===== design/flow/config.mk =====
export PLATFORM = sky130hd
export DESIGN_NAME = logarithm
export DESIGN_NICKNAME = logarithm
export VERILOG_FILES = /design/flow/design.v
export SDC_FILE = /design/flow/constraint.sdc
export NUM_CORES = 4
export LEC_CHECK = 0
export ABC_AREA = 0
export CAP_MARGIN = 20
export CELL_PAD_IN_SITES_DETAIL_PLACEMENT = 2
export CELL_PAD_IN_SITES_GLOBAL_PLACEMENT = 0
export CORE_MARGIN = 8
export CORE_UTILIZATION = 25
export GPL_ROUTABILITY_DRIVEN = 0
export GPL_TIMING_DRIVEN = 1
export MAX_ROUTING_LAYER = met5
export PLACE_DENSITY_LB_ADDON = 0.27
export SETUP_SLACK_MARGIN = 1.17
export SLEW_MARGIN = 20

===== design/flow/constraint.sdc =====
create_clock -name core_clock -period 12.0 [get_ports {clk}]
set_input_delay 2.4000 -clock core_clock [delete_from_list [all_inputs] [get_ports {clk}]]
set_output_delay 2.4000 -clock core_clock [all_outputs]
set_load 0.01 [all_outputs]

===== design/flow/design.v =====
module logarithm #(
	parameter n = 16,
	parameter m = 24,
	parameter k = 5 ,
	parameter p = 24
) (
	input        clk  ,  
	input        reset,  
	input        start,
	input  [0:n] x    ,
	output [1:p] y    ,
	output reg   done
);
	reg [2:0] current_state;
	reg [2:0] next_state   ;
	wire      z_gt2        ;
	wire      i_positive   ;
	reg [2:0] sel_z        ;
	reg       load_z       ;
	reg       sel_i        ;
	reg       load_i       ;
	reg       shift_y      ;
	reg  [  m+1:0] z           ;
	wire [  m+1:0] trunc_square;
	wire [  m+1:0] trunc_div   ;
	wire [  m+1:0] z_input     ;
	reg  [  k-1:0] i           ;
	wire [  k-1:0] i_input     ;
	wire [  k-1:0] i_minus_1   ;
	reg  [    1:p] yy          ;
	wire [    m:0] mult_in     ;
	wire [2*m+1:0] mult_out    ;
	assign z_input = (sel_z == 2'd00) ?  {1'b0, x, {(m-n){1'd0}}} :
	(sel_z == 2'd01) ? 	trunc_square :
	trunc_div;
	assign mult_in     = z[m:0];
	assign mult_out     = mult_in * mult_in;
	assign trunc_square = mult_out[2*m+1:m];
	assign trunc_div    = {1'd0, z[m+1:1]};
	always @(posedge clk or negedge reset) begin : proc_z
		if(~reset) begin
			z <= 0;
		end else begin
			if (load_z == 1'b1)
				z <= z_input;
		end
	end
	assign i_input = sel_i ? i_minus_1 : p;
	assign i_minus_1 = i - 1;
	wire [15:0] binary_p = p;
	always @(posedge clk or negedge reset) begin : proc_i
		if(~reset) begin
			i <= 0;
		end else begin
			if (load_i == 1'b1)
				i <= i_input;
		end
	end
	always @(posedge clk or negedge reset) begin : proc_yy
		if(~reset) begin
			yy <= 0;
		end else begin
			if (shift_y == 1'b1)
				yy <= {yy[2:p], z[m+1]};
		end
	end
	always @(posedge clk or negedge reset) begin : proc_current_state
		if(~reset) begin
			current_state <= 0;
		end else begin
			current_state <= next_state;
		end
	end
	assign i_positive = i ? 1 : 0;
	assign z_gt2 = z[m+1];
	assign y = yy;
	always @(*) begin
		next_state = current_state;
		case (current_state)
			3'd0 : begin
				if (~start)
					next_state = 3'd1;
			end
			3'd1 : begin
				if (start)
					next_state = 3'd2;
			end
			3'd2 : begin
				next_state = 3'd3;
			end
			3'd3 : begin
				next_state = 3'd4;
			end
			3'd4 : begin
				if (z_gt2)
					next_state = 3'd5;
				else
					next_state = 3'd6;
			end
			3'd5 : begin
				next_state = 3'd6;
			end
			3'd6 : begin
				if (i_positive)
					next_state = 3'd3;
				else
					next_state = 3'd0;
			end
			default : next_state = 3'd0;
		endcase
	end
	always @(*) begin
		case (current_state)
			3'd0, 3'd1: begin
				sel_z   = 2'b00;
				load_z  = 1'b0;
				sel_i   = 1'b0;
				load_i  = 1'b0;
				shift_y = 1'b0;
				done    = 1'b1;
			end
			3'd2 : begin
				sel_z   = 2'b00;
				load_z  = 1'b1;
				sel_i   = 1'b0;
				load_i  = 1'b1;
				shift_y = 1'b0;
				done    = 1'b0;
			end
			3'd3 : begin
				sel_z   = 2'b01;
				load_z  = 1'b1;
				sel_i   = 1'b1;
				load_i  = 1'b1;
				shift_y = 1'b0;
				done    = 1'b0;
			end
			3'd4 : begin
				sel_z   = 2'b00;
				load_z  = 1'b0;
				sel_i   = 1'b0;
				load_i  = 1'b0;
				shift_y = 1'b1;
				done    = 1'b0;
			end
			3'd5 : begin
				sel_z   = 2'b10;
				load_z  = 1'b1;
				sel_i   = 1'b0;
				load_i  = 1'b0;
				shift_y = 1'b0;
				done    = 1'b0;
			end
			3'd6 : begin
				sel_z   = 2'b00;
				load_z  = 1'b0;
				sel_i   = 1'b0;
				load_i  = 1'b0;
				shift_y = 1'b0;
				done    = 1'b0;
			end
			default : begin
				sel_z   = 2'b00;
				load_z  = 1'b0;
				sel_i   = 1'b0;
				load_i  = 1'b0;
				shift_y = 1'b0;
				done    = 1'b0;
			end
		endcase
	end
endmodule

===== design/flow/run.sh =====
#!/bin/bash
# the make line also repeats each setting of config.mk as NAME=value (left out here)
make -C /OpenROAD-flow-scripts/flow DESIGN_CONFIG=/design/flow/config.mk WORK_HOME=/design/flow/orfs CLKGATE_MAP_FILE= finish

==> impl_metrics.toml, run 1 <==
# synthesis and place-and-route metrics
[global_route]
grt_pass1_vias = 18100
antenna_found_initial = 4
grt_pass1_wl_um = 104200
grt_use_total_pct = 14.79
overflow = 0
grt_max_degree = 63

[synthesis]
syn_nets = 2856
adder_share_pct = 57.95
ys_warn_count = 1
yosys.area_share.aoi_pct = 6.155
top_logic_kind = "adder cells"
synth.top_cell.area_share_pct = 46.21
edf_count = 0
synth.most_common_cell = "inv_1"
post_synth_num_cell_types = 66
postSynth.asyncResetShare_pct = 100.0
yosysSeqAreaShare_pct = 7.708
area_leaders = "fa_1 46%, inv_1 13%, ha_1 12%"
syn-instance-count = 2182
synth.avg_cell_area_um2 = 9.233
yosys_cells = 2182
synth-seq-cells = 62
xor_area_share_pct = 1.391
flop_cell = "dfrtp_1"
yosysTopAreaCell = "fa_1"
syn_area_um2 = 20150
simple_gate_share_pct = 10.74
yosys-top-cells-count = "673 x inv_1, 465 x fa_1, 209 x nand2_1, 189 x ha_1, 106 x and2_1"
mux_share_pct = 1.950
yosys_area_um2 = 20150

[setup_path]
arrival_ps = 8430
r2r_cells = 24
timing.rr.start = "z[21]$_DFFE_PN0P_"
cp-end-kind = "flop"
cp_max_fo = 20
cp_slowest_stage_delay_ps = 620
crit_type = "flop to flop"
r2r-end = "z[21]$_DFFE_PN0P_"
path_depth = 24
cp.required_ps = 12230
start_kind = "flop"
crit_path_start = "z[21]$_DFFE_PN0P_"
setup.worst_path.end = "z[21]$_DFFE_PN0P_"
ff2ff_setup_slack_ps = 3800
critical-path-top-delay-family = "adder cells"
crit_top_cell = "fa_1"
critical_path.slowest_cell = "o41ai_2"
cp_cell_sequence = "buf_4, clkinv_1, nor2_1, fa_1, fa_1, fa_1, inv_1, fa_1, inv_1, fa_1, fa_1, inv_1, fa_1, inv_1, ha_1, a21oi_1, o21ai_0, a21oi_1, nor2_1, a221oi_2, a21oi_1, o41ai_2, mux2_1, a221oi_1"
path_buffers = 6

[hold_path]
holdPathStages = 1
hold_path_end = "current_state[2]$_DFF_PN0_"
hold_class = "flop to flop"
worstHoldStart = "current_state[4]$_DFF_PN0_"

[clock_network]
cts.sink_count = 62
clockBufferDepth = 2
insertion_delay_ps = 340
cts.reportedPaths.clkPinSlew_ps = 60
cts_root_buf = "clkbuf_16"
cts.htree.levels = 3
cts_hold_buffers = 0
post_cts_buffers = 0
cts_tree = "yes"
cts_buffers = 9
ctsResizeCount = 0

[routing]
antenna-diode-count = 0
wl_per_cell_um = 19.96
firstDrtPassIters = 5
postRouteAntennaNets = 0
viasPerCell = 4.457
drc = 0
routed_wl_um = 64920
vias = 14490
dr.first_iter.drc_count = 505

[layout]
nets = 2861
final_core_utilization_pct = 27.60
syn_to_final_growth_pct = 9.832
instances_no_fill = 3252

[floorplan]
die_x_um = 299.9
rows = 104
fp_util_pct = 25.13
io_pins = 45
die_height_um = 299.9
core_area_um2 = 80160
die_area_um2 = 89920

[timing]
slew_headroom_pct = 26.34
hold_violations = 0
tns_ps = 0
clock.fmax_mhz = 121.9
period_needed_ps = 8202
tightest_slew_ps = 1105
setup_viol = 0
fin_crit_sh_pct = 68.35
clock_skew_ps = 5.458
drv_slew = 0
rsz0062_at_grt = "false"

[placed_design]
dp.cells = 3236
port_buffers = 44
hpwl_um = 53710

[status]
status = "timing/DRC/antenna clean"

[run]
maxCapViolations = 0
tool_warnings = 32
layer usage:
layer | vias up | routed length [um] | track usage, %
met4 | 2 | 1868 | 3.805
li1 | 6404 | - | -
met2 | 266 | 32750 | 26.22
met3 | 111 | 2382 | 2.308
met5 | - | 13 | 0
met1 | 7711 | 27910 | 18.65
metrics by stage:
stage / instance area, um^2 / setup slack, ps / hold slack [ps]
2_1_floorplan: 20150 / 4935 / 404.9
3_3_place_gp: 21830 / 4036 / 458.9
3_5_place_dp: 21830 / 3819 / 485.4
4_1_cts: 22130 / 3779 / 507.9
5_1_grt: 22130 / 3420 / 524.7
6_report: 22130 / 3798 / 498.6
area by class of cell:
class / instances / area (um^2)
timing repair buffer: 74 / 660.6
inverter: 677 / 2541
fill: 9143 / 58030
tap: 1060 / 1326
clock buffer: 10 / 229.0
clock inverter: 6 / 61.31
sequential: 62 / 1556
multi-input combinational: 1363 / 15750
==> run 2, diff against run 1 <==
- ABC_AREA: 0 -> 1
- CELL_PAD_IN_SITES_DETAIL_PLACEMENT: 2 -> not set
- CELL_PAD_IN_SITES_GLOBAL_PLACEMENT: 0 -> not set
- CORE_MARGIN: 8 -> 2
- CORE_UTILIZATION: 25 -> 60
- CTS_CLUSTER_DIAMETER: not set -> 372
- CTS_CLUSTER_SIZE: not set -> 98
- GPL_ROUTABILITY_DRIVEN: 0 -> not set
- GPL_TIMING_DRIVEN: 1 -> not set
- MAX_ROUTING_LAYER: met5 -> not set
- PLACE_DENSITY: not set -> 0.35
- PLACE_DENSITY_LB_ADDON: 0.27 -> not set
- SETUP_SLACK_MARGIN: 1.17 -> -0.57
- TNS_END_PERCENT: not set -> 35
- clock period: 12.0 -> 5.72 ns (I/O delays scaled with it)
==> run 2 against run 1 <==
The layout now fails its checks (setup timing). Via count grew 26%. Cell count grew 9.9%. Core utilization grew 47 points. Synthesized cell count grew 28%. Global-route usage grew 19 points. First-iteration DRC count grew 110%. Worst setup slack lost 4400 ps. Clock skew grew 13 ps. Critical path depth grew 1. Count of clock-buffer cells in the layout shrank 1. Critical path type unchanged.
==> impl_metrics.toml, run 2 <==
# synthesis and place-and-route metrics
[layout]
syn_to_final_growth_pct = 22.14
nets = 3782
logic_area_um2 = 17040
fillCellCount = 2787
regArea_um2 = 1569
finalInstanceArea_um2 = 26500

[routing]
drc = 0
postRouteAntennaNets = 0
viasPerCell = 5.097
vias = 18220
antenna-diode-count = 0
routed_wl_um = 60980
firstDrtPassIters = 6
wl_per_cell_um = 17.06
dr.first_iter.drc_count = 1039

[timing]
layout_setup_ws_ps = -651.3
clock.fmax_mhz = 157.0
tns_ps = -13230
clock_skew_ps = 18.88
tightest_slew_ps = 1148
hold_violations = 0
period_needed_ps = 6371
rsz0062_at_grt = "true"
slew_headroom_pct = 23.49
setup_viol = 26
drv_slew = 0
fin_crit_sh_pct = 111.4

[setup_path]
crit_path_start = "z[15]$_DFFE_PN0P_"
r2r_cells = 25
path_buffers = 8
cp-end-kind = "flop"
crit_top_cell = "fa_1"
cp.required_ps = 6010
ff2ff_setup_slack_ps = -650
critical-path-top-delay-family = "adder cells"
timing.rr.start = "z[15]$_DFFE_PN0P_"
setup.worst_path.end = "z[13]$_DFFE_PN0P_"
r2r-end = "z[13]$_DFFE_PN0P_"
cp_slowest_stage_delay_ps = 620
arrival_ps = 6660
path_depth = 25
crit_type = "flop to flop"
start_kind = "flop"
critical_path.slowest_cell = "fa_1"
cp_max_fo = 6

[global_route]
grt_pass1_vias = 19950
grt_use_total_pct = 34.04
antenna_found_initial = 0
overflow = 0
grt_max_degree = 51
grt_pass1_wl_um = 101000

[floorplan]
io_pins = 45
rows = 69
die_area_um2 = 37700
die_height_um = 194.2
die_x_um = 194.2
core_area_um2 = 35570
fp_util_pct = 61.00

[synthesis]
xor_area_share_pct = 0.5651
ys_warn_count = 1
yosys_cells = 2794
syn_nets = 3468
synth.avg_cell_area_um2 = 7.766
synth.most_common_cell = "inv_1"
yosys.area_share.aoi_pct = 4.751
edf_count = 0
top_logic_kind = "adder cells"
post_synth_num_cell_types = 40
yosys-top-cells-count = "947 x inv_1, 622 x nand2_1, 465 x fa_1, 189 x ha_1, 114 x nor2_1"
postSynth.asyncResetShare_pct = 100.0
syn-instance-count = 2794
flop_cell = "dfrtp_1"
adder_share_pct = 53.80
area_leaders = "fa_1 43%, inv_1 16%, ha_1 11%"
yosysTopAreaCell = "fa_1"
simple_gate_share_pct = 15.71
yosysSeqAreaShare_pct = 7.156
mux_share_pct = 0
synth.top_cell.area_share_pct = 42.90
syn_area_um2 = 21700
synth-seq-cells = 62
yosys_area_um2 = 21700

[status]
violations = "setup timing"
status = "complete, but fails checks"

[run]
tool_warnings = 36
maxCapViolations = 0

[clock_network]
cts_buffers = 9
cts_root_buf = "clkbuf_16"
cts.reportedPaths.clkPinSlew_ps = 70
insertion_delay_ps = 360
cts_hold_buffers = 0
cts_tree = "yes"
cts.sink_count = 62
clockBufferDepth = 2
cts.htree.levels = 3

[placed_design]
hpwl_um = 51500
place_congestion = 0.9865
dpl_cell_area_um2 = 25120
port_buffers = 44

[hold_path]
hold_path_end = "yy[1]$_DFFE_PN0P_"
hold_class = "flop to flop"
holdPathStages = 2
worstHoldStart = "yy[1]$_DFFE_PN0P_"
run 2: layout make-up:
type,instances,share of cell area [%]
clock buffers,9,0.8498
clock inverters,7,0.4721
inverters,949,13.45
multi-input cells,1694,64.29
flip-flops and latches,62,5.920
well taps,461,2.176
repair buffers,392,12.84
run 2: per-stage QoR:
step                utilization [%]  worst slack (ps)  std cells  hold WS (ps)
global route                  74.51            -845.6       3574         516.0
CTS                           73.19            -578.4       3572         497.1
finish                        74.51            -651.3       3574         495.3
detailed placement            70.61            -985.3       3543         479.7
floorplan                         -            -416.2       2794         348.7
global placement              70.61            -991.6       3543         456.7
run 2: timing repair:
action / CTS / global route
cloned: 1 / 0
gates resized: 99 / 119
pin swaps: 29 / 58
buffers inserted: 17 / 16
endpoints found under the setup margin: 26 / 26
run 2: layer usage:
layer / routed length, um / track usage [%] / share of wire [%]
met1: 25170 / 45.18 / 41
met2: 30810 / 59.50 / 51
met3: 3249 / 4.018 / 5.3
met4: 1757 / 9.035 / 2.9
met5: 0 / 0 / 0
==> run 3, diff against run 2 <==
- CORE_UTILIZATION: 60 -> 72
- CTS_CLUSTER_DIAMETER: 372 -> 397
- CTS_CLUSTER_SIZE: 98 -> 97
- PLACE_DENSITY: 0.35 -> 0.41
- SETUP_SLACK_MARGIN: -0.57 -> 0.39
- TNS_END_PERCENT: 35 -> not set
- clock period: 5.72 -> 5.17 ns (I/O delays scaled with it)
==> run 3 against run 2 <==
The run now fails in global routing. Area after synthesis did not move. Synthesized cell count did not move. Die size fell by 16%.
==> impl_metrics.toml, run 3 <==
# physical design summary
[synthesis]
xor_area_share_pct = 0.5651
area_leaders = "fa_1 43%, inv_1 16%, ha_1 11%"
synth.most_common_cell = "inv_1"
flop_cell = "dfrtp_1"
synth.top_cell.area_share_pct = 42.90
postSynth.asyncResetShare_pct = 100.0
yosysTopAreaCell = "fa_1"
post_synth_num_cell_types = 40
mux_share_pct = 0
simple_gate_share_pct = 15.71
yosysSeqAreaShare_pct = 7.156
yosys_cells = 2794
ys_warn_count = 1
yosys.area_share.aoi_pct = 4.751
synth.avg_cell_area_um2 = 7.766
top_logic_kind = "adder cells"
yosys-top-cells-count = "947 x inv_1, 622 x nand2_1, 465 x fa_1, 189 x ha_1, 114 x nor2_1"
yosys_area_um2 = 21700
adder_share_pct = 53.80
edf_count = 0
syn_nets = 3468
syn-instance-count = 2794
syn_area_um2 = 21700
synth-seq-cells = 62

[status]
stop_stage = "global routing"
status = "did not finish"
error = "[ERROR GRT-0232] Routing congestion too high. Check the congestion heatmap in the GUI."

[placed_design]
port_buffers = 44
dpl_worst_slack_ps = -1276
place_congestion = 0.9975
dpl_cell_area_um2 = 25530
hpwl_um = 57950
dp.cells = 3467

[clock_network]
cts.sink_count = 62
cts.htree.levels = 3
cts_hold_buffers = 0
cts_root_buf = "clkbuf_16"
clockBufferDepth = 2
cts_buffers = 9

[floorplan]
core_area_um2 = 29640
rows = 63
die_area_um2 = 31540
die_height_um = 177.6
fp_util_pct = 73.21
die_x_um = 177.6
io_pins = 45

[global_route]
overflow = 29
grt_use_total_pct = 80.13
-- run 3: what timing repair did --
action | 4_1_cts
gates resized | 145
endpoints found under the hold margin | 0
setup endpoints to repair | 26
cloned | 0
pin swaps | 81
buffers inserted | 26
-- run 3: metrics by stage --
stage	TNS, ps	utilization (%)
CTS	-26120	89.57
global placement	-24940	86.14
floorplan	-12210	-
detailed placement	-29120	86.14
-- run 3: per-layer routing --
metal	overflow	global-route usage, %
met5	0	58.97
met1	0	79.97
met4	8	73.74
met3	2	69.58
met2	19	93.41
==> run 4, diff against run 3 <==
- ABC_AREA: 1 -> not set
- CORE_UTILIZATION: 72 -> 64
- CTS_CLUSTER_DIAMETER: 397 -> not set
- CTS_CLUSTER_SIZE: 97 -> not set
- PLACE_DENSITY: 0.41 -> not set
- SETUP_SLACK_MARGIN: 0.39 -> 1.93
- clock period: 5.17 -> 6.54 ns (I/O delays scaled with it)
==> run 4 against run 3 <==
The layout now fails its checks (setup timing). Synthesized cell count down 22%. Area after synthesis down 7.2%. Die size up 4.3%.
==> impl_metrics.toml, run 4 <==
# synthesis and place-and-route metrics
[clock_network]
cts_buffers = 9
cts_tree = "yes"
insertion_delay_ps = 340
cts.sink_count = 62
cts.htree.levels = 3
cts_root_buf = "clkbuf_16"
cts.reportedPaths.clkPinSlew_ps = 60
clockBufferDepth = 2

[setup_path]
cp_slowest_stage_delay_ps = 570
cp.required_ps = 6790
cp-end-kind = "flop"
start_kind = "flop"
critical-path-top-delay-family = "adder cells"
path_buffers = 7
timing.rr.start = "z[21]$_DFFE_PN0P_"
r2r_cells = 25
path_depth = 25
critical_path.slowest_cell = "fa_2"
crit_type = "flop to flop"
ff2ff_setup_slack_ps = -450
crit_path_start = "z[21]$_DFFE_PN0P_"
arrival_ps = 7240
r2r-end = "z[21]$_DFFE_PN0P_"
setup.worst_path.end = "z[21]$_DFFE_PN0P_"
crit_top_cell = "fa_1"
cp_max_fo = 4

[synthesis]
top_logic_kind = "adder cells"
yosysTopAreaCell = "fa_1"
xor_area_share_pct = 1.391
syn_area_um2 = 20150
yosys_area_um2 = 20150
ys_warn_count = 1
yosys.area_share.aoi_pct = 6.155
yosysSeqAreaShare_pct = 7.708
syn-instance-count = 2182
postSynth.asyncResetShare_pct = 100.0
synth.avg_cell_area_um2 = 9.233
yosys_cells = 2182
syn_nets = 2856
yosys-top-cells-count = "673 x inv_1, 465 x fa_1, 209 x nand2_1, 189 x ha_1, 106 x and2_1"
simple_gate_share_pct = 10.74
adder_share_pct = 57.95
synth.most_common_cell = "inv_1"
synth-seq-cells = 62
synth.top_cell.area_share_pct = 46.21
edf_count = 0
mux_share_pct = 1.950
flop_cell = "dfrtp_1"
post_synth_num_cell_types = 66
area_leaders = "fa_1 46%, inv_1 13%, ha_1 12%"

[global_route]
overflow = 0
grt_pass1_vias = 17300
grt_use_total_pct = 35.04
grt_max_degree = 63
antenna_found_initial = 0
grt_pass1_wl_um = 89150

[timing]
slew_headroom_pct = 32.96
clock_skew_ps = 13.84
layout_setup_ws_ps = -449.7
holdWs_ps = 475.5
fin_crit_sh_pct = 106.9
hold_violations = 0
period_needed_ps = 6990
tightest_slew_ps = 1006
clock.fmax_mhz = 143.1
setup_viol = 21
rsz0062_at_grt = "true"
drv_slew = 0

[placed_design]
dpl_cell_area_um2 = 23310
place_congestion = 0.9397
port_buffers = 44
hpwl_um = 45940

[hold_path]
hold_class = "flop to flop"
worstHoldStart = "current_state[4]$_DFF_PN0_"
hold_path_end = "current_state[2]$_DFF_PN0_"
holdPathStages = 1

[layout]
finalInstanceArea_um2 = 24920
syn_to_final_growth_pct = 23.72
nets = 3171

[routing]
routed_wl_um = 55520
dr.first_iter.drc_count = 1114
viasPerCell = 5.455
drc = 0
wl_per_cell_um = 19.16
postRouteAntennaNets = 0
antenna-diode-count = 0
firstDrtPassIters = 9
vias = 15810

[floorplan]
io_pins = 45
rows = 64
core_area_um2 = 30830
die_area_um2 = 32910
die_height_um = 181.4
die_x_um = 181.4
fp_util_pct = 65.34

[status]
violations = "setup timing"
status = "complete, but fails checks"

[run]
maxCapViolations = 0
tool_warnings = 37
-- run 4: cell type report --
| class | count | area [um^2] |
|---|---|---|
| well taps | 396 | 495.5 |
| clock buffers | 10 | 229.0 |
| repair buffers | 384 | 3359 |
| clock inverters | 6 | 61.31 |
| fillers | 1979 | 5906 |
| flip-flops and latches | 62 | 1568 |
| multi-input cells | 1363 | 16660 |
| inverters | 677 | 2547 |
-- run 4: stage by stage --
stage	instances	setup TNS, ps	worst slack, ps	util, %
5_1_grt	2898	-9692	-647.6	80.84
2_1_floorplan	2182	0	19.44	-
6_report	2898	-5309	-449.7	80.84
4_1_cts	2875	-4391	-400.1	78.96
3_3_place_gp	2822	-7163	-663.1	75.63
3_5_place_dp	2822	-8511	-665.0	75.63
-- run 4: what timing repair did --
| action | CTS | global route |
|---|---|---|
| setup buffers | 37 | 22 |
| hold buffers | 0 | 0 |
| pin swaps | 69 | 73 |
| setup endpoints to repair | 26 | 26 |
| gates resized | 126 | 117 |
| endpoints found under the hold margin | 0 | 0 |
| cloned | 0 | 1 |
-- run 4: routing by layer --
layer	track usage, %	share of wire, %
met1	47.84	41
met2	58.51	48
met3	5.776	7.4
met4	10.08	3.1
met5	0	0
==> run 5, diff against run 4 <==
- ABC_AREA: not set -> 1
- CORE_UTILIZATION: 64 -> 52
- SETUP_SLACK_MARGIN: 1.93 -> 0.66
- clock period: 6.54 -> 5.82 ns (I/O delays scaled with it)
==> run 5 against run 4 <==
The layout still fails its checks (setup timing). Wire length increased by 11%. Fmax grew 11%. First-iteration DRC count decreased by 18%. Critical path depth grew 1. Synthesized cell count up 28%. Sequential share of layout area decreased by 0.54 points. Register-to-register slack is essentially flat. Worst setup slack lost 9.8 ps. Count of clock-buffer cells in the layout unchanged. Via count is 15% higher.
==> impl_metrics.toml, run 5 <==
# synthesis and place-and-route metrics
[floorplan]
die_x_um = 208.3
rows = 74
die_area_um2 = 43380
core_area_um2 = 41020
fp_util_pct = 52.90
io_pins = 45
die_height_um = 208.3

[setup_path]
crit_top_cell = "fa_2"
critical-path-top-delay-family = "adder cells"
timing.rr.start = "z[14]$_DFFE_PN0P_"
arrival_ps = 6550
setup.worst_path.end = "z[12]$_DFFE_PN0P_"
cp_slowest_stage_delay_ps = 590
ff2ff_setup_slack_ps = -460
r2r_cells = 26
cp.required_ps = 6090
start_kind = "flop"
r2r-end = "z[12]$_DFFE_PN0P_"
path_buffers = 9
crit_type = "flop to flop"
cp_max_fo = 7
crit_path_start = "z[14]$_DFFE_PN0P_"
path_depth = 26
critical_path.slowest_cell = "fa_2"
cp-end-kind = "flop"

[synthesis]
yosys_cells = 2794
ys_warn_count = 1
yosys_area_um2 = 21700
simple_gate_share_pct = 15.71
syn_area_um2 = 21700
syn-instance-count = 2794
edf_count = 0
xor_area_share_pct = 0.5651
synth.top_cell.area_share_pct = 42.90
synth-seq-cells = 62
top_logic_kind = "adder cells"
postSynth.asyncResetShare_pct = 100.0
synth.avg_cell_area_um2 = 7.766
yosys-top-cells-count = "947 x inv_1, 622 x nand2_1, 465 x fa_1, 189 x ha_1, 114 x nor2_1"
syn_nets = 3468
mux_share_pct = 0
yosysSeqAreaShare_pct = 7.156
area_leaders = "fa_1 43%, inv_1 16%, ha_1 11%"
synth.most_common_cell = "inv_1"
post_synth_num_cell_types = 40
adder_share_pct = 53.80
flop_cell = "dfrtp_1"
yosysTopAreaCell = "fa_1"
yosys.area_share.aoi_pct = 4.751

[timing]
hold_violations = 0
drv_slew = 0
period_needed_ps = 6280
clock_skew_ps = 10.43
holdWs_ps = 481.0
layout_setup_ws_ps = -459.6
slew_headroom_pct = 24.98
setup_viol = 26
rsz0062_at_grt = "true"
tightest_slew_ps = 1125
clock.fmax_mhz = 159.2
fin_crit_sh_pct = 107.9

[placed_design]
place_congestion = 0.9835
dp.cells = 3581
port_buffers = 44
hpwl_um = 51290

[routing]
viasPerCell = 4.986
wl_per_cell_um = 16.91
drc = 0
vias = 18120
postRouteAntennaNets = 0
dr.first_iter.drc_count = 913
routed_wl_um = 61440
firstDrtPassIters = 5
antenna-diode-count = 0

[global_route]
grt_pass1_wl_um = 101100
grt_max_degree = 63
grt_pass1_vias = 19700
grt_use_total_pct = 29.76
antenna_found_initial = 0
overflow = 0

[clock_network]
cts_buffers = 9
cts.reportedPaths.clkPinSlew_ps = 70
cts.sink_count = 62
cts_root_buf = "clkbuf_16"
insertion_delay_ps = 340
cts.htree.levels = 3
cts_tree = "yes"
clockBufferDepth = 2

[hold_path]
hold_class = "flop to flop"
worstHoldStart = "yy[1]$_DFFE_PN0P_"
hold_path_end = "yy[1]$_DFFE_PN0P_"
holdPathStages = 2

[run]
tool_warnings = 35
maxCapViolations = 0

[layout]
nets = 3771
instances_no_fill = 3634
syn_to_final_growth_pct = 25.26

[status]
violations = "setup timing"
status = "complete, but fails checks"
-- run 5: through the flow --
stage	setup slack, ps	utilization, %	cell area (um^2)	setup TNS [ps]
finish	-459.6	66.26	27180	-8450
detailed placement	-742.9	62.17	25500	-12080
global route	-653.6	66.26	27180	-13880
CTS	-429.0	64.24	26350	-7258
floorplan	125.4	-	22690	0
global placement	-675.1	62.17	25500	-10960
-- run 5: final cells by class --
cell class,instances,area [um^2]
Timing Repair Buffer,381,3462
Inverter,949,3570
Sequential cell,62,1563
Fill cell,3643,13840
Multi-Input combinational cell,1694,17630
Tap cell,532,665.6
Clock buffer,10,239.0
Clock inverter,6,45.04
-- run 5: routing by layer --
| layer | up-vias | GRT usage (%) | routed length (um) |
|---|---|---|---|
| met4 | 0 | 9.402 | 1982 |
| met2 | 487 | 50.61 | 30100 |
| met5 | - | 0 | 0 |
| met3 | 102 | 2.853 | 3048 |
| met1 | 9008 | 40.39 | 26300 |
| li1 | 8522 | - | - |
-- run 5: repair_timing --
item | CTS | global route
resized | 119 | 186
cloned | 1 | 2
pin swaps | 35 | 87
setup buffers | 16 | 18
setup endpoints to repair | 26 | 26
hold buffers | 0 | 0
==> run 6, diff against run 5 <==
- ABC_AREA: 1 -> not set
- CORE_UTILIZATION: 52 -> 72
- CTS_CLUSTER_SIZE: not set -> 82
- PLACE_DENSITY_LB_ADDON: not set -> 0.0
- SETUP_SLACK_MARGIN: 0.66 -> 1.93
- TNS_END_PERCENT: not set -> 70
- clock period: 5.82 -> 7.85 ns (I/O delays scaled with it)
==> run 6 against run 5 <==
The run now finishes clean. Highest routed layer is now met5. Area after synthesis down 7.2%. Critical path depth up 4. Critical path type unchanged. Non-clock buffer count fell by 189. Via count down 14%.
==> impl_metrics.toml, run 6 <==
# synthesis and place-and-route metrics
[status]
status = "timing/DRC/antenna clean"

[routing]
wl_per_cell_um = 20.42
firstDrtPassIters = 6
routed_wl_um = 54910
drc = 0
viasPerCell = 5.784
dr.first_iter.drc_count = 1341
postRouteAntennaNets = 0
vias = 15550

[synthesis]
synth.top_cell.area_share_pct = 46.21
adder_share_pct = 57.95
mux_share_pct = 1.950
synth.most_common_cell = "inv_1"
syn-instance-count = 2182
ys_warn_count = 1
yosysTopAreaCell = "fa_1"
yosys_cells = 2182
flop_cell = "dfrtp_1"
post_synth_num_cell_types = 66
area_leaders = "fa_1 46%, inv_1 13%, ha_1 12%"
synth.avg_cell_area_um2 = 9.233
edf_count = 0
synth-seq-cells = 62
yosys_area_um2 = 20150
yosysSeqAreaShare_pct = 7.708
syn_area_um2 = 20150
yosys.area_share.aoi_pct = 6.155
yosys-top-cells-count = "673 x inv_1, 465 x fa_1, 209 x nand2_1, 189 x ha_1, 106 x and2_1"
top_logic_kind = "adder cells"
xor_area_share_pct = 1.391
simple_gate_share_pct = 10.74
postSynth.asyncResetShare_pct = 100.0
syn_nets = 2856

[setup_path]
crit_path_start = "z[13]$_DFFE_PN0P_"
cp_max_fo = 6
cp-end-kind = "flop"
path_buffers = 12
ff2ff_setup_slack_ps = 720
r2r_cells = 30
cp.required_ps = 8030
start_kind = "flop"
r2r-end = "z[14]$_DFFE_PN0P_"
setup.worst_path.end = "z[14]$_DFFE_PN0P_"
crit_type = "flop to flop"
path_depth = 30
critical-path-top-delay-family = "adder cells"
cp_slowest_stage_delay_ps = 550
timing.rr.start = "z[13]$_DFFE_PN0P_"
arrival_ps = 7320
crit_top_cell = "fa_1"
critical_path.slowest_cell = "fa_1"

[layout]
syn_to_final_growth_pct = 14.94
nets = 2979
instances_no_fill = 2689
fillCellCount = 1627
final_core_utilization_pct = 83.81
regArea_um2 = 1594
logic_area_um2 = 16430

[clock_network]
cts.htree.levels = 3
cts_buffers = 9
cts_root_buf = "clkbuf_16"
cts.sink_count = 62
clockBufferDepth = 2
cts_tree = "yes"
insertion_delay_ps = 350
cts.reportedPaths.clkPinSlew_ps = 60

[global_route]
grt_pass1_wl_um = 86910
antenna_found_initial = 2
grt_pass1_vias = 17160
grt_use_total_pct = 39.39
overflow = 0
grt_max_degree = 63

[timing]
drv_slew = 0
setup_viol = 0
tns_ps = 0
hold_violations = 0
period_needed_ps = 7132
fin_crit_sh_pct = 90.86
clock_skew_ps = 11.56
slew_headroom_pct = 22.75
clock.fmax_mhz = 140.2
tightest_slew_ps = 1159
rsz0062_at_grt = "true"

[run]
maxCapViolations = 0
tool_warnings = 35

[floorplan]
rows = 61
die_area_um2 = 29330
fp_util_pct = 72.91
core_area_um2 = 27630
die_height_um = 171.3
die_x_um = 171.3
io_pins = 45

[hold_path]
hold_class = "flop to flop"
holdPathStages = 1
worstHoldStart = "current_state[4]$_DFF_PN0_"
hold_path_end = "current_state[2]$_DFF_PN0_"

[placed_design]
port_buffers = 44
hpwl_um = 42440
dp.cells = 2575
place_congestion = 0.9748
-- run 6: stage by stage --
stage | hold WS, ps | setup WS [ps] | instance area, um^2
after floorplan | 404.9 | 1329 | 20710
after global placement | 462.7 | 284.6 | 21420
after detailed placement | 474.6 | 214.5 | 21420
after CTS | 486.4 | 943.6 | 22640
after global routing | 505.8 | 517.8 | 23150
final | 482.4 | 717.8 | 23150
-- run 6: area by class of cell --
| class | count | share of cell area (%) |
|---|---|---|
| tap | 378 | 2.043 |
| timing repair buffer | 192 | 7.668 |
| clock inverter | 3 | 0.1837 |
| inverter | 677 | 11.12 |
| sequential | 62 | 6.884 |
| antenna | 1 | 0.01081 |
| clock buffer | 13 | 1.124 |
| multi-input combinational | 1363 | 70.97 |
-- run 6: repair_timing --
action                                  CTS  global route
resized                                 100            74
pin swaps                                40            39
buffers inserted                         69            28
hold buffers                              0             0
hold endpoints to repair                  0             0
endpoints found under the setup margin   26            26
cloned                                    0             0
-- run 6: per-layer routing --
layer  vias to the layer above  share of wire, %  global-route usage (%)  routed length (um)
met3                       330               9.0                   8.859                4918
li1                       6658                 -                       -                   -
met5                         -             0.018                       0                  10
met1                      7734                35                   47.46               19410
met2                       830                48                   65.60               26440
met4                         2               7.5                   22.92                4129
==> run 7, diff against run 6 <==
- CORE_UTILIZATION: 72 -> 65
- CTS_CLUSTER_SIZE: 82 -> not set
- PLACE_DENSITY_LB_ADDON: 0.0 -> not set
- SETUP_SLACK_MARGIN: 1.93 -> not set
- TNS_END_PERCENT: 70 -> not set
- clock period: 7.85 -> 8.6 ns (I/O delays scaled with it)
==> run 7 against run 6 <==
Still clean. Synthesized cell count is the same. Cell count shrank 3.6%. Non-clock buffer count shrank 114. Via count shrank 7.6%.
==> impl_metrics.toml, run 7 <==
# synthesis and place-and-route metrics
[floorplan]
core_area_um2 = 30590
die_x_um = 180.1
fp_util_pct = 65.86
die_height_um = 180.1
io_pins = 45
die_area_um2 = 32420
rows = 64

[routing]
routed_wl_um = 50180
dr.first_iter.drc_count = 848
wl_per_cell_um = 19.36
viasPerCell = 5.545
vias = 14370
firstDrtPassIters = 5
postRouteAntennaNets = 0
antenna-diode-count = 0
drc = 0

[setup_path]
crit_top_cell = "fa_1"
cp-end-kind = "flop"
start_kind = "flop"
critical_path.slowest_cell = "dfrtp_1"
crit_type = "flop to flop"
r2r_cells = 23
cp_cell_sequence = "inv_1, nor2_1, fa_1, inv_1, fa_1, inv_1, fa_1, fa_1, fa_1, fa_1, inv_1, fa_1, inv_1, ha_1, a21oi_1, o21ai_0, a21oi_1, nor2_1, a221oi_2, a21oi_1, o41ai_2, mux2_1, a221oi_1"
cp_max_fo = 14
crit_path_start = "z[9]$_DFFE_PN0P_"
ff2ff_setup_slack_ps = 560
path_buffers = 5
cp_slowest_stage_delay_ps = 870
path_depth = 23
timing.rr.start = "z[9]$_DFFE_PN0P_"
critical-path-top-delay-family = "adder cells"
setup.worst_path.end = "z[21]$_DFFE_PN0P_"
arrival_ps = 8250
cp.required_ps = 8810
r2r-end = "z[21]$_DFFE_PN0P_"

[synthesis]
syn-instance-count = 2182
yosys-top-cells-count = "673 x inv_1, 465 x fa_1, 209 x nand2_1, 189 x ha_1, 106 x and2_1"
flop_cell = "dfrtp_1"
synth.most_common_cell = "inv_1"
yosysTopAreaCell = "fa_1"
synth.avg_cell_area_um2 = 9.233
yosys_cells = 2182
syn_area_um2 = 20150
adder_share_pct = 57.95
synth-seq-cells = 62
yosys.area_share.aoi_pct = 6.155
postSynth.asyncResetShare_pct = 100.0
area_leaders = "fa_1 46%, inv_1 13%, ha_1 12%"
edf_count = 0
yosys_area_um2 = 20150
ys_warn_count = 1
simple_gate_share_pct = 10.74
mux_share_pct = 1.950
top_logic_kind = "adder cells"
syn_nets = 2856
yosysSeqAreaShare_pct = 7.708
post_synth_num_cell_types = 66
xor_area_share_pct = 1.391
synth.top_cell.area_share_pct = 46.21

[hold_path]
worstHoldStart = "current_state[4]$_DFF_PN0_"
hold_class = "flop to flop"
hold_path_end = "current_state[2]$_DFF_PN0_"
holdPathStages = 1

[clock_network]
cts_tree = "yes"
cts.htree.levels = 3
clockBufferDepth = 2
cts.sink_count = 62
cts_root_buf = "clkbuf_16"
post_cts_buffers = 0
cts_hold_buffers = 0
cts.reportedPaths.clkPinSlew_ps = 50
cts_buffers = 9
ctsResizeCount = 0
insertion_delay_ps = 330

[global_route]
antenna_found_initial = 0
grt_pass1_wl_um = 83330
grt_max_degree = 63
overflow = 0
grt_pass1_vias = 16110
grt_use_total_pct = 33.15

[layout]
instances_no_fill = 2592
logic_area_um2 = 15750
syn_to_final_growth_pct = 5.962
fillCellCount = 2487
regArea_um2 = 1553
nets = 2865
finalInstanceArea_um2 = 21350

[placed_design]
dpl_cell_area_um2 = 21060
hpwl_um = 40930
dp.cells = 2576
place_congestion = 0.8951
port_buffers = 44

[timing]
rsz0062_at_grt = "false"
slew_headroom_pct = 22.39
setup_viol = 0
tightest_slew_ps = 1164
holdWs_ps = 472.5
drv_slew = 0
hold_violations = 0
period_needed_ps = 8037
clock.fmax_mhz = 124.4
clock_skew_ps = 8.047
tns_ps = 0
fin_crit_sh_pct = 93.45

[run]
maxCapViolations = 0
tool_warnings = 34

[status]
status = "timing/DRC/antenna clean"
run 7: metal layers:
| layer | global-route usage (%) | share of wire [%] | vias up |
|---|---|---|---|
| li1 | - | - | 6420 |
| met1 | 41.85 | 38 | 7344 |
| met2 | 56.89 | 50 | 470 |
| met3 | 6.265 | 7.0 | 138 |
| met4 | 13.16 | 4.9 | 0 |
| met5 | 0 | 0 | - |
run 7: per-stage QoR:
stage / util (%) / worst slack [ps]
after floorplan: - / 1535
after global placement: 68.84 / 824.6
after detailed placement: 68.84 / 626.3
after CTS: 69.78 / 624.5
after global routing: 69.78 / 297.4
final: 69.78 / 563.3
run 7: layout make-up:
type / instances / share of cell area (%)
tap: 396 / 2.321
multi-input combinational: 1363 / 73.80
sequential: 62 / 7.274
timing repair buffer: 78 / 3.353
clock buffer: 13 / 1.266
clock inverter: 3 / 0.08206
inverter: 677 / 11.90
==> run 8, diff against run 7 <==
- CAP_MARGIN: 20 -> 0
- CORE_UTILIZATION: 65 -> 72
- CTS_CLUSTER_DIAMETER: not set -> 141
- CTS_CLUSTER_SIZE: not set -> 82
- GPL_ROUTABILITY_DRIVEN: not set -> 0
- PLACE_DENSITY_LB_ADDON: not set -> 0.0
- SETUP_SLACK_MARGIN: not set -> 0.66
- TNS_END_PERCENT: not set -> 70
- clock period: 8.6 -> 6.89 ns (I/O delays scaled with it)
==> run 8 against run 7 <==
The layout now fails its checks (setup timing). Fmax up 12%. Via count up 19%. Worst setup slack got worse by 850 ps. Count of clock-buffer cells in the layout shrank 3. First-iteration DRC count rose by 130%. Die size is 9.5% lower. Critical path type unchanged. Highest routed layer is now met5.
==> impl_metrics.toml, run 8 <==
# synthesis and place-and-route metrics
[setup_path]
cp.required_ps = 7120
cp-end-kind = "flop"
crit_type = "flop to flop"
ff2ff_setup_slack_ps = -290
critical-path-top-delay-family = "adder cells"
cp_slowest_stage_delay_ps = 600
r2r_cells = 26
crit_path_start = "z[8]$_DFFE_PN0P_"
r2r-end = "z[20]$_DFFE_PN0P_"
setup.worst_path.end = "z[20]$_DFFE_PN0P_"
cp_max_fo = 7
crit_top_cell = "fa_1"
critical_path.slowest_cell = "fa_1"
arrival_ps = 7410
timing.rr.start = "z[8]$_DFFE_PN0P_"
path_buffers = 7
start_kind = "flop"
path_depth = 26

[clock_network]
cts_root_buf = "clkbuf_16"
insertion_delay_ps = 350
cts.sink_count = 62
cts.reportedPaths.clkPinSlew_ps = 70
clockBufferDepth = 2
cts_buffers = 9
cts_tree = "yes"
cts.htree.levels = 3

[routing]
drc = 0
wl_per_cell_um = 23.29
routed_wl_um = 65770
firstDrtPassIters = 8
vias = 17120
dr.first_iter.drc_count = 1933
postRouteAntennaNets = 0
viasPerCell = 6.062

[synthesis]
syn_nets = 2856
edf_count = 0
postSynth.asyncResetShare_pct = 100.0
synth.avg_cell_area_um2 = 9.233
syn_area_um2 = 20150
yosysTopAreaCell = "fa_1"
xor_area_share_pct = 1.391
area_leaders = "fa_1 46%, inv_1 13%, ha_1 12%"
yosys.area_share.aoi_pct = 6.155
top_logic_kind = "adder cells"
synth-seq-cells = 62
mux_share_pct = 1.950
flop_cell = "dfrtp_1"
yosys_cells = 2182
synth.most_common_cell = "inv_1"
post_synth_num_cell_types = 66
ys_warn_count = 1
simple_gate_share_pct = 10.74
synth.top_cell.area_share_pct = 46.21
yosysSeqAreaShare_pct = 7.708
yosys-top-cells-count = "673 x inv_1, 465 x fa_1, 209 x nand2_1, 189 x ha_1, 106 x and2_1"
adder_share_pct = 57.95
syn-instance-count = 2182
yosys_area_um2 = 20150

[global_route]
overflow = 0
grt_use_total_pct = 43.65
grt_pass1_vias = 18080
grt_max_degree = 63
grt_pass1_wl_um = 95540
antenna_found_initial = 4

[status]
violations = "setup timing"
status = "complete, but fails checks"

[hold_path]
hold_path_end = "current_state[2]$_DFF_PN0_"
worstHoldStart = "current_state[4]$_DFF_PN0_"
holdPathStages = 1
hold_class = "flop to flop"

[placed_design]
dp.cells = 2716
hpwl_um = 46760
port_buffers = 44
dpl_worst_slack_ps = -419.8

[timing]
tightest_slew_ps = 993.6
drv_slew = 0
slew_headroom_pct = 33.76
hold_violations = 0
tns_ps = -3235
clock.fmax_mhz = 139.4
fin_crit_sh_pct = 104.1
setup_viol = 18
layout_setup_ws_ps = -285.8
rsz0062_at_grt = "true"
period_needed_ps = 7176
clock_skew_ps = 13.95

[layout]
syn_to_final_growth_pct = 21.41
instances_no_fill = 2824
fillCellCount = 1334
nets = 3113

[floorplan]
core_area_um2 = 27630
io_pins = 45
rows = 61
die_x_um = 171.3
die_area_um2 = 29330
fp_util_pct = 72.91
die_height_um = 171.3

[run]
tool_warnings = 35
maxCapViolations = 0
==> run 8: cell type report <==
| type | count | area [um^2] | share of cell area [%] |
|---|---|---|---|
| tap | 378 | 473.0 | 1.934 |
| sequential | 62 | 1573 | 6.430 |
| inverter | 677 | 2560 | 10.47 |
| clock inverter | 6 | 46.29 | 0.1893 |
| antenna | 2 | 5.005 | 0.02046 |
| clock buffer | 10 | 239.0 | 0.9771 |
| timing repair buffer | 326 | 3072 | 12.56 |
| multi-input combinational | 1363 | 16490 | 67.42 |
==> run 8: routing by layer <==
layer  up-vias  GRT usage (%)  share of wire (%)
met1      8335          54.92                 33
met4         6          24.65                8.2
met3       497          13.16                 14
met2      1353          67.83                 44
li1       6929              -                  -
met5         -              0               0.21
==> run 8: timing repair <==
action	CTS	global route
pin swaps	66	64
buffers inserted	58	27
hold endpoints to repair	0	0
hold buffers	0	0
cloned	4	1
resized	108	83
setup endpoints to repair	26	26
==> run 8: per-stage QoR <==
stage / area (um^2) / util [%] / hold WS [ps]
final: 24460 / 88.52 / 482.3
after global routing: 24460 / 88.52 / 526.3
after CTS: 23860 / 86.36 / 484.3
after detailed placement: 22660 / 82.02 / 468.4
after global placement: 22660 / 82.02 / 453.2
after floorplan: 20700 / - / 404.9
==> run 9, diff against run 8 <==
- ABC_AREA: not set -> 0
- CAP_MARGIN: 0 -> 5
- CELL_PAD_IN_SITES_DETAIL_PLACEMENT: not set -> 2
- CELL_PAD_IN_SITES_GLOBAL_PLACEMENT: not set -> 1
- CORE_UTILIZATION: 72 -> 60
- CTS_CLUSTER_DIAMETER: 141 -> 45
- CTS_CLUSTER_SIZE: 82 -> 43
- GPL_TIMING_DRIVEN: not set -> 0
- MAX_ROUTING_LAYER: not set -> met4
- MIN_ROUTING_LAYER: not set -> met2
- PLACE_DENSITY_LB_ADDON: 0.0 -> 0.21
- SETUP_SLACK_MARGIN: 0.66 -> 0.83
- SLEW_MARGIN: 20 -> 25
- TNS_END_PERCENT: 70 -> not set
- clock period: 6.89 -> 7.99 ns (I/O delays scaled with it)
==> run 9 against run 8 <==
The run now fails in detailed placement. Area after synthesis did not move. Synthesized cell count did not move. Die size rose by 20%.
==> impl_metrics.toml, run 9 <==
# physical design summary
[status]
status = "did not finish"
stop_stage = "detailed placement"
error = "[ERROR DPL-0033] detailed placement checks failed during check placement."

[synthesis]
syn_nets = 2856
yosys_cells = 2182
post_synth_num_cell_types = 66
yosys.area_share.aoi_pct = 6.155
area_leaders = "fa_1 46%, inv_1 13%, ha_1 12%"
simple_gate_share_pct = 10.74
flop_cell = "dfrtp_1"
syn_area_um2 = 20150
ys_warn_count = 1
yosysTopAreaCell = "fa_1"
synth-seq-cells = 62
top_logic_kind = "adder cells"
edf_count = 0
yosysSeqAreaShare_pct = 7.708
syn-instance-count = 2182
yosys-top-cells-count = "673 x inv_1, 465 x fa_1, 209 x nand2_1, 189 x ha_1, 106 x and2_1"
xor_area_share_pct = 1.391
yosys_area_um2 = 20150
synth.most_common_cell = "inv_1"
synth.top_cell.area_share_pct = 46.21
postSynth.asyncResetShare_pct = 100.0
mux_share_pct = 1.950
synth.avg_cell_area_um2 = 9.233
adder_share_pct = 57.95

[floorplan]
die_area_um2 = 35060
die_x_um = 187.2
core_area_um2 = 33280
io_pins = 45
rows = 67
fp_util_pct = 60.53
die_height_um = 187.2

[placed_design]
port_buffers = 44
## run 9: metrics by stage
stage | std cells
floorplan | 2182
global placement | 2674
==> run 10, diff against run 9 <==
- ABC_AREA: 0 -> 1
- CAP_MARGIN: 5 -> 20
- CELL_PAD_IN_SITES_DETAIL_PLACEMENT: 2 -> not set
- CELL_PAD_IN_SITES_GLOBAL_PLACEMENT: 1 -> not set
- CORE_UTILIZATION: 60 -> 70
- CTS_CLUSTER_DIAMETER: 45 -> 219
- CTS_CLUSTER_SIZE: 43 -> 75
- GPL_ROUTABILITY_DRIVEN: 0 -> not set
- GPL_TIMING_DRIVEN: 0 -> not set
- MAX_ROUTING_LAYER: met4 -> not set
- MIN_ROUTING_LAYER: met2 -> not set
- PLACE_DENSITY_LB_ADDON: 0.21 -> not set
- SETUP_SLACK_MARGIN: 0.83 -> 0.28
- SLEW_MARGIN: 25 -> 20
- clock period: 7.99 -> 2.94 ns (I/O delays scaled with it)
==> run 10 against run 9 <==
The layout now fails its checks (setup timing). Synthesized cell count grew 28%. Die size shrank 7.5%. Area after synthesis grew 7.7%.
==> impl_metrics.toml, run 10 <==
# synthesis and place-and-route metrics
[synthesis]
yosys_area_um2 = 21700
syn_nets = 3468
yosys-top-cells-count = "947 x inv_1, 622 x nand2_1, 465 x fa_1, 189 x ha_1, 114 x nor2_1"
yosysSeqAreaShare_pct = 7.156
yosys_cells = 2794
synth.most_common_cell = "inv_1"
yosysTopAreaCell = "fa_1"
adder_share_pct = 53.80
synth-seq-cells = 62
ys_warn_count = 1
top_logic_kind = "adder cells"
syn_area_um2 = 21700
yosys.area_share.aoi_pct = 4.751
flop_cell = "dfrtp_1"
edf_count = 0
xor_area_share_pct = 0.5651
syn-instance-count = 2794
synth.avg_cell_area_um2 = 7.766
synth.top_cell.area_share_pct = 42.90
area_leaders = "fa_1 43%, inv_1 16%, ha_1 11%"
postSynth.asyncResetShare_pct = 100.0
post_synth_num_cell_types = 40
simple_gate_share_pct = 15.71
mux_share_pct = 0

[run]
tool_warnings = 38
maxCapViolations = 0

[placed_design]
place_congestion = 1.007
hpwl_um = 55620
dpl_cell_area_um2 = 25710
port_buffers = 44

[routing]
firstDrtPassIters = 7
postRouteAntennaNets = 0
dr.first_iter.drc_count = 2740
vias = 21480
routed_wl_um = 84190
wl_per_cell_um = 23.50
viasPerCell = 5.994
drc = 0

[setup_path]
critical_path.slowest_cell = "fa_1"
path_buffers = 7
cp-end-kind = "flop"
r2r-end = "z[11]$_DFFE_PN0P_"
start_kind = "flop"
cp_slowest_stage_delay_ps = 680
cp.required_ps = 3210
crit_type = "flop to flop"
setup.worst_path.end = "z[11]$_DFFE_PN0P_"
ff2ff_setup_slack_ps = -3890
cp_max_fo = 5
arrival_ps = 7100
path_depth = 26
crit_top_cell = "fa_1"
crit_path_start = "z[5]$_DFFE_PN0P_"
timing.rr.start = "z[5]$_DFFE_PN0P_"
critical-path-top-delay-family = "adder cells"
r2r_cells = 26

[global_route]
grt_pass1_vias = 22630
overflow = 0
grt_max_degree = 63
grt_pass1_wl_um = 114700
grt_use_total_pct = 45.98
antenna_found_initial = 3

[timing]
drv_slew = 0
layout_setup_ws_ps = -3889
clock_skew_ps = 13.34
tightest_slew_ps = 910.5
fin_crit_sh_pct = 232.3
clock.fmax_mhz = 146.4
setup_viol = 26
slew_headroom_pct = 39.30
holdWs_ps = 423.5
rsz0062_at_grt = "true"
hold_violations = 0
period_needed_ps = 6829

[clock_network]
clockBufferDepth = 2
insertion_delay_ps = 350
cts.sink_count = 62
cts_root_buf = "clkbuf_16"
cts_buffers = 9
cts_hold_buffers = 0
cts_tree = "yes"
cts.htree.levels = 3
cts.reportedPaths.clkPinSlew_ps = 60

[floorplan]
core_area_um2 = 30590
die_height_um = 180.1
die_area_um2 = 32420
rows = 64
fp_util_pct = 70.93
die_x_um = 180.1
io_pins = 45

[layout]
nets = 3854
syn_to_final_growth_pct = 27.67
finalInstanceArea_um2 = 27700
fillCellCount = 1271

[status]
violations = "setup timing"
status = "complete, but fails checks"

[hold_path]
hold_class = "input pin to asynchronous set/reset pin"
[run 10: repair_timing]
action,in CTS,in global routing
buffers inserted,29,31
gates resized,132,198
gates cloned,3,1
setup endpoints to repair,26,26
pin swaps,32,112
hold endpoints to repair,0,0
[run 10: layer usage]
metal / wire length, um / global-route usage [%] / vias to the layer above
li1: - / - / 8677
met1: 25830 / 53.18 / 10110
met2: 37580 / 77.58 / 1838
met3: 11920 / 10.61 / 852
met4: 8826 / 29.29 / 4
met5: 34 / 0 / -
[run 10: area by class of cell]
| class | instances | area [um^2] | share of cell area, % |
|---|---|---|---|
| multi-input combinational | 1694 | 17630 | 63.63 |
| antenna | 2 | 5.005 | 0.01807 |
| clock inverter | 6 | 70.07 | 0.2529 |
| sequential | 62 | 1569 | 5.664 |
| clock buffer | 10 | 239.0 | 0.8627 |
| inverter | 949 | 3567 | 12.88 |
| tap | 396 | 495.5 | 1.789 |
| timing repair buffer | 464 | 4130 | 14.91 |
[run 10: per-stage QoR]
stage	TNS (ps)	cells	setup slack (ps)	utilization, %
after CTS	-83350	3549	-3312	87.52
after floorplan	-70190	2794	-2755	-
after global routing	-98490	3581	-3918	90.54
final	-98000	3583	-3889	90.56
after global placement	-84880	3501	-3603	84.06
after detailed placement	-88860	3501	-3697	84.06
==> run 11, diff against run 10 <==
- ABC_AREA: 1 -> not set
- CORE_UTILIZATION: 70 -> 72
- CTS_CLUSTER_DIAMETER: 219 -> not set
- CTS_CLUSTER_SIZE: 75 -> not set
- PLACE_DENSITY_LB_ADDON: not set -> 0.0
- SETUP_SLACK_MARGIN: 0.28 -> 1.93
- clock period: 2.94 -> 8.0 ns (I/O delays scaled with it)
==> run 11 against run 10 <==
Now clean on timing, DRC and antenna. Flip-flop count unchanged. First-iteration DRC count down 43%. Design area down 16%. Die size down 9.5%. Non-clock buffer count down 270. Register-to-register slack better by 4700 ps. Worst hold slack better by 42 ps. Via count down 27%. Area after synthesis down 7.2%. Critical endpoint is now z[24]$_DFFE_PN0P_.
==> impl_metrics.toml, run 11 <==
# synthesis and place-and-route metrics
[synthesis]
mux_share_pct = 1.950
area_leaders = "fa_1 46%, inv_1 13%, ha_1 12%"
syn_nets = 2856
synth.avg_cell_area_um2 = 9.233
postSynth.asyncResetShare_pct = 100.0
yosys-top-cells-count = "673 x inv_1, 465 x fa_1, 209 x nand2_1, 189 x ha_1, 106 x and2_1"
ys_warn_count = 1
syn-instance-count = 2182
top_logic_kind = "adder cells"
simple_gate_share_pct = 10.74
synth.most_common_cell = "inv_1"
flop_cell = "dfrtp_1"
yosysTopAreaCell = "fa_1"
edf_count = 0
yosysSeqAreaShare_pct = 7.708
synth.top_cell.area_share_pct = 46.21
yosys_cells = 2182
yosys.area_share.aoi_pct = 6.155
yosys_area_um2 = 20150
post_synth_num_cell_types = 66
synth-seq-cells = 62
syn_area_um2 = 20150
xor_area_share_pct = 1.391
adder_share_pct = 57.95

[clock_network]
cts_root_buf = "clkbuf_16"
clockBufferDepth = 2
cts.htree.levels = 3
cts.reportedPaths.clkPinSlew_ps = 60
cts_hold_buffers = 0
insertion_delay_ps = 350
cts.sink_count = 62
cts_buffers = 9
cts_tree = "yes"

[routing]
viasPerCell = 5.840
wl_per_cell_um = 21.14
dr.first_iter.drc_count = 1553
postRouteAntennaNets = 0
firstDrtPassIters = 9
routed_wl_um = 56880
vias = 15720
drc = 0

[hold_path]
worstHoldStart = "current_state[4]$_DFF_PN0_"
hold_class = "flop to flop"
hold_path_end = "current_state[2]$_DFF_PN0_"
holdPathStages = 1

[global_route]
grt_pass1_wl_um = 88890
overflow = 0
grt_use_total_pct = 40.49
grt_max_degree = 63
grt_pass1_vias = 17270
antenna_found_initial = 1

[floorplan]
die_x_um = 171.3
core_area_um2 = 27630
die_height_um = 171.3
io_pins = 45
die_area_um2 = 29330
rows = 61
fp_util_pct = 72.91

[setup_path]
r2r-end = "z[24]$_DFFE_PN0P_"
timing.rr.start = "z[9]$_DFFE_PN0P_"
ff2ff_setup_slack_ps = 760
cp-end-kind = "flop"
cp_max_fo = 14
arrival_ps = 7490
cp_slowest_stage_delay_ps = 590
path_depth = 26
r2r_cells = 26
path_buffers = 8
crit_top_cell = "fa_1"
crit_type = "flop to flop"
critical-path-top-delay-family = "adder cells"
critical_path.slowest_cell = "fa_1"
crit_path_start = "z[9]$_DFFE_PN0P_"
cp.required_ps = 8250
start_kind = "flop"
setup.worst_path.end = "z[24]$_DFFE_PN0P_"

[timing]
setup_viol = 0
tns_ps = 0
holdWs_ps = 465.0
drv_slew = 0
clock.fmax_mhz = 138.2
rsz0062_at_grt = "true"
clock_skew_ps = 9.234
period_needed_ps = 7238
fin_crit_sh_pct = 90.48
slew_headroom_pct = 32.43
tightest_slew_ps = 1014
hold_violations = 0

[run]
tool_warnings = 35
maxCapViolations = 0

[layout]
syn_to_final_growth_pct = 15.24
instances_no_fill = 2691
nets = 2981

[placed_design]
port_buffers = 44
place_congestion = 0.9957
hpwl_um = 43020
dp.cells = 2563

[status]
status = "timing/DRC/antenna clean"
run 11: repair_timing:
item / in CTS / in global routing
pin swaps: 37 / 54
hold endpoints to repair: 0 / 0
buffers inserted: 74 / 37
cloned: 0 / 0
resized: 120 / 85
endpoints found under the setup margin: 26 / 26
run 11: final cells by class:
cell class	count	area (um^2)
Fill cell	1626	4413
Multi-Input combinational cell	1363	16410
Clock inverter	7	62.56
Tap cell	378	473.0
Clock buffer	9	225.2
Sequential cell	62	1595
Timing Repair Buffer	194	1852
Inverter	677	2595
Antenna cell	1	2.502
run 11: per-layer routing:
metal | up-vias | routed length (um) | GRT usage, %
met2 | 907 | 27460 | 67.67
met3 | 331 | 5226 | 7.570
met5 | - | 0 | 0
met4 | 0 | 4098 | 22.25
li1 | 6665 | - | -
met1 | 7813 | 20100 | 50.14
run 11: per-stage QoR:
step                      instance area, um^2  setup WS [ps]  util [%]
after floorplan                         20700           1479         -
after global placement                  21310          682.2     77.12
after detailed placement                21310          556.7     77.12
after CTS                               22570           1116     81.70
after global routing                    23210          651.3     84.02
final                                   23220          761.9     84.03
==> run 12, diff against run 11 <==
- ABC_AREA: not set -> 0
- CAP_MARGIN: 20 -> 5
- CORE_MARGIN: 2 -> 8
- CORE_UTILIZATION: 72 -> 49
- CTS_CLUSTER_DIAMETER: not set -> 385
- CTS_CLUSTER_SIZE: not set -> 89
- MAX_ROUTING_LAYER: not set -> met4
- MIN_ROUTING_LAYER: not set -> met2
- PLACE_DENSITY_LB_ADDON: 0.0 -> 0.25
- SETUP_SLACK_MARGIN: 1.93 -> 1.69
- clock period: 8.0 -> 6.8 ns (I/O delays scaled with it)
==> run 12 against run 11 <==
The layout now fails its checks (setup timing). Worst setup slack lost 1100 ps. Critical path type unchanged. Flip-flop count is the same.
==> impl_metrics.toml, run 12 <==
# synthesis and place-and-route metrics
[setup_path]
cp.required_ps = 7050
cp_max_fo = 4
timing.rr.start = "z[21]$_DFFE_PN0P_"
cp_slowest_stage_delay_ps = 690
arrival_ps = 7360
critical-path-top-delay-family = "adder cells"
cp-end-kind = "flop"
path_depth = 24
crit_path_start = "z[21]$_DFFE_PN0P_"
r2r-end = "z[21]$_DFFE_PN0P_"
r2r_cells = 24
crit_top_cell = "fa_1"
critical_path.slowest_cell = "fa_2"
start_kind = "flop"

[clock_network]
cts.htree.levels = 3
insertion_delay_ps = 360
cts_buffers = 9
cts.sink_count = 62
cts.reportedPaths.clkPinSlew_ps = 60
cts_hold_buffers = 0
cts_root_buf = "clkbuf_16"
clockBufferDepth = 2
cts_tree = "yes"

[timing]
fin_crit_sh_pct = 104.6
clock.fmax_mhz = 140.6
hold_violations = 0
period_needed_ps = 7110
layout_setup_ws_ps = -310.1
drv_slew = 0
setup_viol = 18
holdWs_ps = 469.4
tightest_slew_ps = 1057
rsz0062_at_grt = "true"

[synthesis]
yosys.area_share.aoi_pct = 6.155
synth.top_cell.area_share_pct = 46.21
yosys_cells = 2182
yosys-top-cells-count = "673 x inv_1, 465 x fa_1, 209 x nand2_1, 189 x ha_1, 106 x and2_1"
postSynth.asyncResetShare_pct = 100.0
ys_warn_count = 1
flop_cell = "dfrtp_1"
syn-instance-count = 2182
top_logic_kind = "adder cells"
yosys_area_um2 = 20150
post_synth_num_cell_types = 66
adder_share_pct = 57.95
synth.most_common_cell = "inv_1"
mux_share_pct = 1.950
edf_count = 0
xor_area_share_pct = 1.391
syn_area_um2 = 20150
synth-seq-cells = 62
area_leaders = "fa_1 46%, inv_1 13%, ha_1 12%"

[routing]
drc = 0
firstDrtPassIters = 34
postRouteAntennaNets = 0
vias = 21480
dr.first_iter.drc_count = 4227
wl_per_cell_um = 19.68
routed_wl_um = 59850

[status]
status = "complete, but fails checks"
violations = "setup timing"

[floorplan]
fp_util_pct = 49.45
die_height_um = 218.8
core_area_um2 = 40740
io_pins = 45
rows = 74
die_area_um2 = 47860

[hold_path]
hold_class = "flop to flop"
worstHoldStart = "current_state[4]$_DFF_PN0_"

[layout]
instances_no_fill = 3041
fillCellCount = 3417
syn_to_final_growth_pct = 25.44
finalInstanceArea_um2 = 25270
regArea_um2 = 1568

[global_route]
overflow = 0
grt_pass1_vias = 25980
antenna_found_initial = 2
grt-busiest-layer = "met3"
grt_max_degree = 63
grt_use_total_pct = 40.99
grtUsageMet1_pct = 0
met2_usage_pct = 45.97

[run]
tool_warnings = 35

[placed_design]
dpl_worst_slack_ps = -383.6
place_congestion = 1.033
port_buffers = 44
dp.cells = 2937
hpwl_um = 47520
dpl_cell_area_um2 = 23420
==> run 12: per-layer routing <==
layer / up-vias / wire [um] / part of all wire, %
met5: - / 0 / 0
met4: 0 / 7006 / 12
met3: 784 / 24200 / 40
met2: 5623 / 28640 / 48
met1: 8068 / 0 / 0
li1: 7007 / - / -
==> run 12: repair_timing <==
action                                  in CTS  in global routing
pin swaps                                  107                 52
buffers inserted                            54                 21
gates resized                              168                 99
endpoints found under the setup margin      26                 26
gates cloned                                 1                  0
==> run 12: final cells by class <==
type | count | share of cell area [%]
clock inverter | 7 | 0.3070
tap | 532 | 2.634
clock buffer | 9 | 0.8912
inverter | 677 | 10.13
antenna | 12 | 0.1188
timing repair buffer | 379 | 13.77
sequential | 62 | 6.204
multi-input combinational | 1363 | 65.94
==> run 12: metrics by stage <==
stage	utilization (%)	TNS (ps)
2_1_floorplan	-	0
3_3_place_gp	57.48	-2066
3_5_place_dp	57.48	-3399
4_1_cts	60.80	-323.5
5_1_grt	62.02	-7110
6_report	62.03	-3157
